## cordic
module cordic (
    input clk,
    input rst_n,
    input start,
    input [15:0] angle,
    output reg [15:0] cos,
    output reg [15:0] sin
);
    reg [15:0] sampled_angle;
    reg [15:0] inner_angle;
    reg working;
    reg [3:0] state;
    wire [15:0] ei_radian;
    wire [15:0] tanei;
    wire [15:0] new_inner_angle;
    wire [15:0] new_sin;
    wire [15:0] new_cos;
    wire neg;
    always@(posedge clk or negedge rst_n) begin
        if (!rst_n == 1'b1) begin
            sampled_angle <= 16'b0;
        end
        else begin
            if (start == 1'b1) begin
                sampled_angle <= angle;
            end
            else begin
                sampled_angle <= sampled_angle;
            end
        end
    end
    always@(posedge clk or negedge rst_n) begin
        if (!rst_n == 1'b1) begin
            inner_angle <= 16'b0;
        end
        else begin
            if (start == 1'b1) begin
                inner_angle <= 16'b0;
            end
            else begin
                inner_angle <= new_inner_angle;
            end
        end
    end
    always@(posedge clk or negedge rst_n) begin
        if (!rst_n == 1'b1) begin
            working <= 1'b0;
        end
        else begin
            if (start == 1'b1) begin
                working <= 1'b1;
            end
            else begin
                if (state == 4'b1111) begin
                    working <= 1'b0;
                end
                else begin
                    working <= working;
                end
            end
        end
    end
    always@(posedge clk or negedge rst_n) begin
        if (!rst_n == 1'b1) begin
            state <= 4'b0;
        end
        else begin
            if (start == 1'b1) begin
  ...
For scale: ~1800 cells after synthesis, roughly 51 I/O pins.
Settings: LEC_CHECK=0, CAP_MARGIN=20, CELL_PAD_IN_SITES_DETAIL_PLACEMENT=2, CELL_PAD_IN_SITES_GLOBAL_PLACEMENT=3, CORE_MARGIN=2, CORE_UTILIZATION=46, CTS_CLUSTER_DIAMETER=346, CTS_CLUSTER_SIZE=50, GPL_ROUTABILITY_DRIVEN=0, GPL_TIMING_DRIVEN=0, HOLD_SLACK_MARGIN=0.17, MAX_ROUTING_LAYER=met4, SETUP_SLACK_MARGIN=2.19, SLEW_MARGIN=20; clock period 12.6 ns.
run.sh (not shown) runs the stock make flow with config.mk's settings and CLKGATE_MAP_FILE=.
The starting point completed, yet does not pass: negative setup slack.
Change:
- CELL_PAD_IN_SITES_DETAIL_PLACEMENT: 2 -> not set
- CELL_PAD_IN_SITES_GLOBAL_PLACEMENT: 3 -> not set
- CORE_UTILIZATION: 46 -> 40
- CTS_CLUSTER_DIAMETER: 346 -> not set
- CTS_CLUSTER_SIZE: 50 -> not set
- GPL_ROUTABILITY_DRIVEN: 0 -> not set
- GPL_TIMING_DRIVEN: 0 -> not set
- HOLD_SLACK_MARGIN: 0.17 -> not set
- MAX_ROUTING_LAYER: met4 -> not set
- SETUP_SLACK_MARGIN: 2.19 -> not set
- clock period: 12.6 -> 18.9 ns (I/O delays scaled with it)
The new run finished with timing, DRC and antenna clean.
Fmax decreases by about 3.3%.
Wire length decreases by 58%.
Non-clock buffer count decreases by 203.
Clock power decreases by 36%.
Sequential power decreases by about 30%.
Count of clock-buffer cells in the layout is unchanged.
Cell area decreases by 12%.
Change:
- SETUP_SLACK_MARGIN: not set -> 1.46
- clock period: 18.9 -> 15.5 ns (I/O delays scaled with it)
What happened:
- wire length rises by 10%
- worst setup slack is worse by 1.7 ns
- synthesized cell count stays the same
- area after synthesis does not change
- fmax rises by 12%

Starting RTL as in the previous note.
clock: 17.1 ns
lec_check: 0
cap_margin: 20
cell_pad_in_sites_global_placement: 0
core_margin: 2
core_utilization: 18
cts_cluster_size: 41
gpl_timing_driven: 0
hold_slack_margin: 0.17
setup_slack_margin: 2.19
slew_margin: 20
Rerun with:
==> flow/config.mk (replaced) <==
export PLATFORM = sky130hd
export DESIGN_NAME = cordic
export DESIGN_NICKNAME = cordic
export VERILOG_FILES = /design/flow/design.v
export SDC_FILE = /design/flow/constraint.sdc
export NUM_CORES = 4
export LEC_CHECK = 0
export CAP_MARGIN = 20
export CORE_MARGIN = 2
export CORE_UTILIZATION = 40
export SLEW_MARGIN = 20
==> flow/constraint.sdc (replaced) <==
create_clock -name core_clock -period 15.5 [get_ports {clk}]
set_input_delay 3.1000 -clock core_clock [delete_from_list [all_inputs] [get_ports {clk}]]
set_output_delay 3.1000 -clock core_clock [all_outputs]
set_load 0.01 [all_outputs]
Utilization goes up by 22 points.
Design area goes down by roughly a tenth.
Worst setup slack gets worse by 1.7 ns.
Synthesized cell count does not change.
Cell count goes down by a quarter to a third.
Power goes down by a little under a tenth.
Hold slack is about the same.
Rerun with:
--- a/flow/config.mk
+++ b/flow/config.mk
@@ -9,3 +9,3 @@
 export CORE_MARGIN = 2
-export CORE_UTILIZATION = 40
+export CORE_UTILIZATION = 18
 export SLEW_MARGIN = 20
Via count goes down by 1.0%. Sequential share of layout area is lower by 0.41 points. Register-to-register slack improved by 0.10 ns. Setup slack gets better by 0.10 ns. Clock-buffer cell count stays the same. Synthesized cell count does not change. Area after synthesis stays the same. Global-route usage came out lower by 10 points.

== run E ==
Starting RTL as in the previous note.
## cordic
module cordic (
    input clk,
    input rst_n,
    input start,
    input [15:0] angle,
    output reg [15:0] cos,
    output reg [15:0] sin
);
clock: 10.1 ns
lec_check: 0
abc_area: 1
cap_margin: 20
core_margin: 2
core_utilization: 72
cts_cluster_diameter: 394
cts_cluster_size: 97
place_density: 0.38
setup_slack_margin: 2.01
slew_margin: 20
tns_end_percent: 5
[run E] flow finished | final checks: failed | reasons: negative setup slack
## Diff of input files: run C against run E
--- a/flow/config.mk
+++ b/flow/config.mk
@@ -12,4 +12,2 @@
-export CTS_CLUSTER_DIAMETER = 394
-export CTS_CLUSTER_SIZE = 97
-export PLACE_DENSITY = 0.38
-export SETUP_SLACK_MARGIN = 2.01
+export CTS_CLUSTER_DIAMETER = 364
+export CTS_CLUSTER_SIZE = 100
@@ -17 +14,0 @@
-export TNS_END_PERCENT = 5
==> flow/constraint.sdc <==
create_clock -name core_clock -period 11.7 [get_ports {clk}]
set_input_delay 2.3400 -clock core_clock [delete_from_list [all_inputs] [get_ports {clk}]]
set_output_delay 2.3400 -clock core_clock [all_outputs]
set_load 0.01 [all_outputs]
## What came out
- Final checks on run C, whose flow otherwise completed, came back failing, citing negative setup slack.
- Clock-buffer cell count: run C vs run E up 1
- Compared with run E, run C shows a higher via count.
- The run showing the smaller count of TritonRoute iterations in the first routing pass is run E.
- Run C does better than run E on post-route total power.
- Between run E and run C, the difference in area of all placed cells without fillers is negligible.
- Run E → run C: number of port buffers level; wire length climbed 1.8 mm.
- The setup slack of run C is larger than that of run E.
- When run C is set beside run E, its number of non-clock buffers turns out to be 12 smaller.

== before ==
cordic again, from the RTL that the note above started with.
Settings: LEC_CHECK=0, CAP_MARGIN=15, CELL_PAD_IN_SITES_DETAIL_PLACEMENT=0, CORE_ASPECT_RATIO=0.66, CORE_MARGIN=2, CORE_UTILIZATION=71, CTS_CLUSTER_DIAMETER=197, CTS_CLUSTER_SIZE=34, GPL_ROUTABILITY_DRIVEN=1, MAX_ROUTING_LAYER=met5, MIN_ROUTING_LAYER=met1, PLACE_DENSITY_LB_ADDON=0.0, SETUP_SLACK_MARGIN=1.16, SLEW_MARGIN=25; clock period 12.9 ns.
before ran in full, but the layout does not pass; the checks complain about negative setup slack.
Input changes introduced in after (baseline for comparison: before):
- CORE_UTILIZATION: 71 -> 72
- TNS_END_PERCENT: unset -> 80
- MAX_ROUTING_LAYER: met5 -> met4
- PLACE_DENSITY_LB_ADDON: 0.0 -> unset
- CTS_CLUSTER_SIZE: 34 -> 41
- SLEW_MARGIN: 25 -> 20
- HOLD_SLACK_MARGIN: unset -> -0.08
- ABC_AREA: unset -> 1
- the clock period (ns, I/O delays scaled along): 12.9 -> 8.37
==> comparison <==
after completed end to end; final checks failed (negative setup slack).
Compared to before, after has die boundary height 4.5 um lower.
Against before, after comes in 5.5% higher on synthesized cell count.
Relative to before, simple-gate area share of the yosys netlist decreased by 3.6 points in after.

job 6969:
cordic again, from the RTL that the note above started with.
Settings: LEC_CHECK=0, ABC_AREA=1, CAP_MARGIN=20, CORE_MARGIN=2, CORE_UTILIZATION=72, CTS_CLUSTER_SIZE=72, HOLD_SLACK_MARGIN=0.3, PLACE_DENSITY_LB_ADDON=0.0, SETUP_SLACK_MARGIN=2.62, SLEW_MARGIN=20; clock period 8.85 ns.
Job 6969 finished every stage; the final checks, however, were not passed, the failures being setup timing.
--- input diff job 6969..job 8198 ---
- clearing CTS_CLUSTER_SIZE, which used to be 72
- clearing HOLD_SLACK_MARGIN, which used to be 0.3
- clearing ABC_AREA, which used to be 1
- swapping 72 for 64 in CORE_UTILIZATION
- clearing SETUP_SLACK_MARGIN, which used to be 2.62
- clearing PLACE_DENSITY_LB_ADDON, which used to be 0.0
- swapping 8.85 for 17.1 in the clock period (ns, I/O delays scaled along)
--- outcome ---
Job 8198: no failed stages, no open violations at the end. [compare] base=job 6969 new=job 8198: final standard cell count with taps included and fillers excluded has decreased, final standard cell area without fillers has decreased, met3 routing resource usage after global routing has decreased, routed wire length per instance has decreased, post-route setup TNS has increased. Job 8198 vs. job 6969: highest clock frequency the design can meet went down by about 7%. Relative to job 6969, job 8198 improves register-to-register slack. Summary of job 8198 over job 6969: relative area of clock buffers and inverters in the final design closely matched the old numbers; number of rows in the core area grew by 9.1%; core utilization saw a decrease. Going from job 6969 to job 8198, the number of nets at floorplan was found to have gone down by 4.1%.
### job 8198 -> job 4041
- CTS_CLUSTER_DIAMETER: unset -> 346
- HOLD_SLACK_MARGIN: unset -> 0.17
- SETUP_SLACK_MARGIN: unset -> 2.19
- CELL_PAD_IN_SITES_DETAIL_PLACEMENT: unset -> 2
- GPL_TIMING_DRIVEN: unset -> 0
- CTS_CLUSTER_SIZE: unset -> 41
- CELL_PAD_IN_SITES_GLOBAL_PLACEMENT: unset -> 0
- CORE_UTILIZATION: 64 -> 55
## What came out
- Job 4041 did not finish; the tool stopped in detailed placement with error DPL-0033.
- Comparing job 8198 against job 4041, there is no change at all in number of unique standard cell types used by synthesis.
- Relative to job 8198, number of buffers added on ports has gone down in job 4041.
- Cmp job 4041 vs job 8198: core region area higher in job 4041
- Per the comparison of job 4041 with job 8198, die size picked up an extra about 16%; chip area from the yosys synthesis statistics neither gained nor lost much; final estimated routing congestion in global placement picked up an extra 0.10.
### job 4041 -> job 4129
- removing CTS_CLUSTER_DIAMETER (formerly 346)
- changing CORE_UTILIZATION from 55 to 69
- setting ABC_AREA to 1 for the first time
- removing HOLD_SLACK_MARGIN (formerly 0.17)
- removing SETUP_SLACK_MARGIN (formerly 2.19)
- removing CELL_PAD_IN_SITES_GLOBAL_PLACEMENT (formerly 0)
- removing GPL_TIMING_DRIVEN (formerly 0)
- removing CELL_PAD_IN_SITES_DETAIL_PLACEMENT (formerly 2)
- removing CTS_CLUSTER_SIZE (formerly 41)
- changing the clock period (ns, I/O delays scaled along) from 17.1 to 20.4
==> comparison <==
Job 4129 was carried through to the last stage, and its layout satisfied the timing, DRC and antenna checks. Row horizontal extent of the die: job 4129 lower / job 4041 higher. From job 4041 to job 4129 the numbers moved as follows: die area decreased by 24% relative to the old numbers, number of nets at floorplan went up, core utilization at floorplan climbed 15 points, multiplexer share of the synthesized area now smaller, area fraction in full adders, half adders and majority gates higher. Job 4129 vs. job 4041: area of the mapped netlist went down by 970 sq um. [compare] base=job 4041 new=job 4129: number of standard cells after synthesis went up about 5.5%; number of rows created at floorplan went down about 14%; chip area in the Yosys report went down about 5.6%.
Input changes introduced in job 244 (baseline for comparison: job 4129):
- a deleted ABC_AREA that had been 1
- a change of CORE_UTILIZATION from 69 to 40
- a change of the clock period (ns, I/O delays scaled along) from 20.4 to 16.0
Findings:
- Re critical path data required time: job 4129 and job 244 aren't equal, and the higher value belongs to job 4129.
- Looking at critical-path cell with the highest stage delay, the clkinv_1 result is from job 4129; the fa_1 one comes from job 244.
- Between job 4129 and job 244, the difference in register cell area after layout is negligible.
- Job 244 reports a lower clock network power share than job 4129 does.
No activity file was given, so power comes from the tool's default toggle rates.
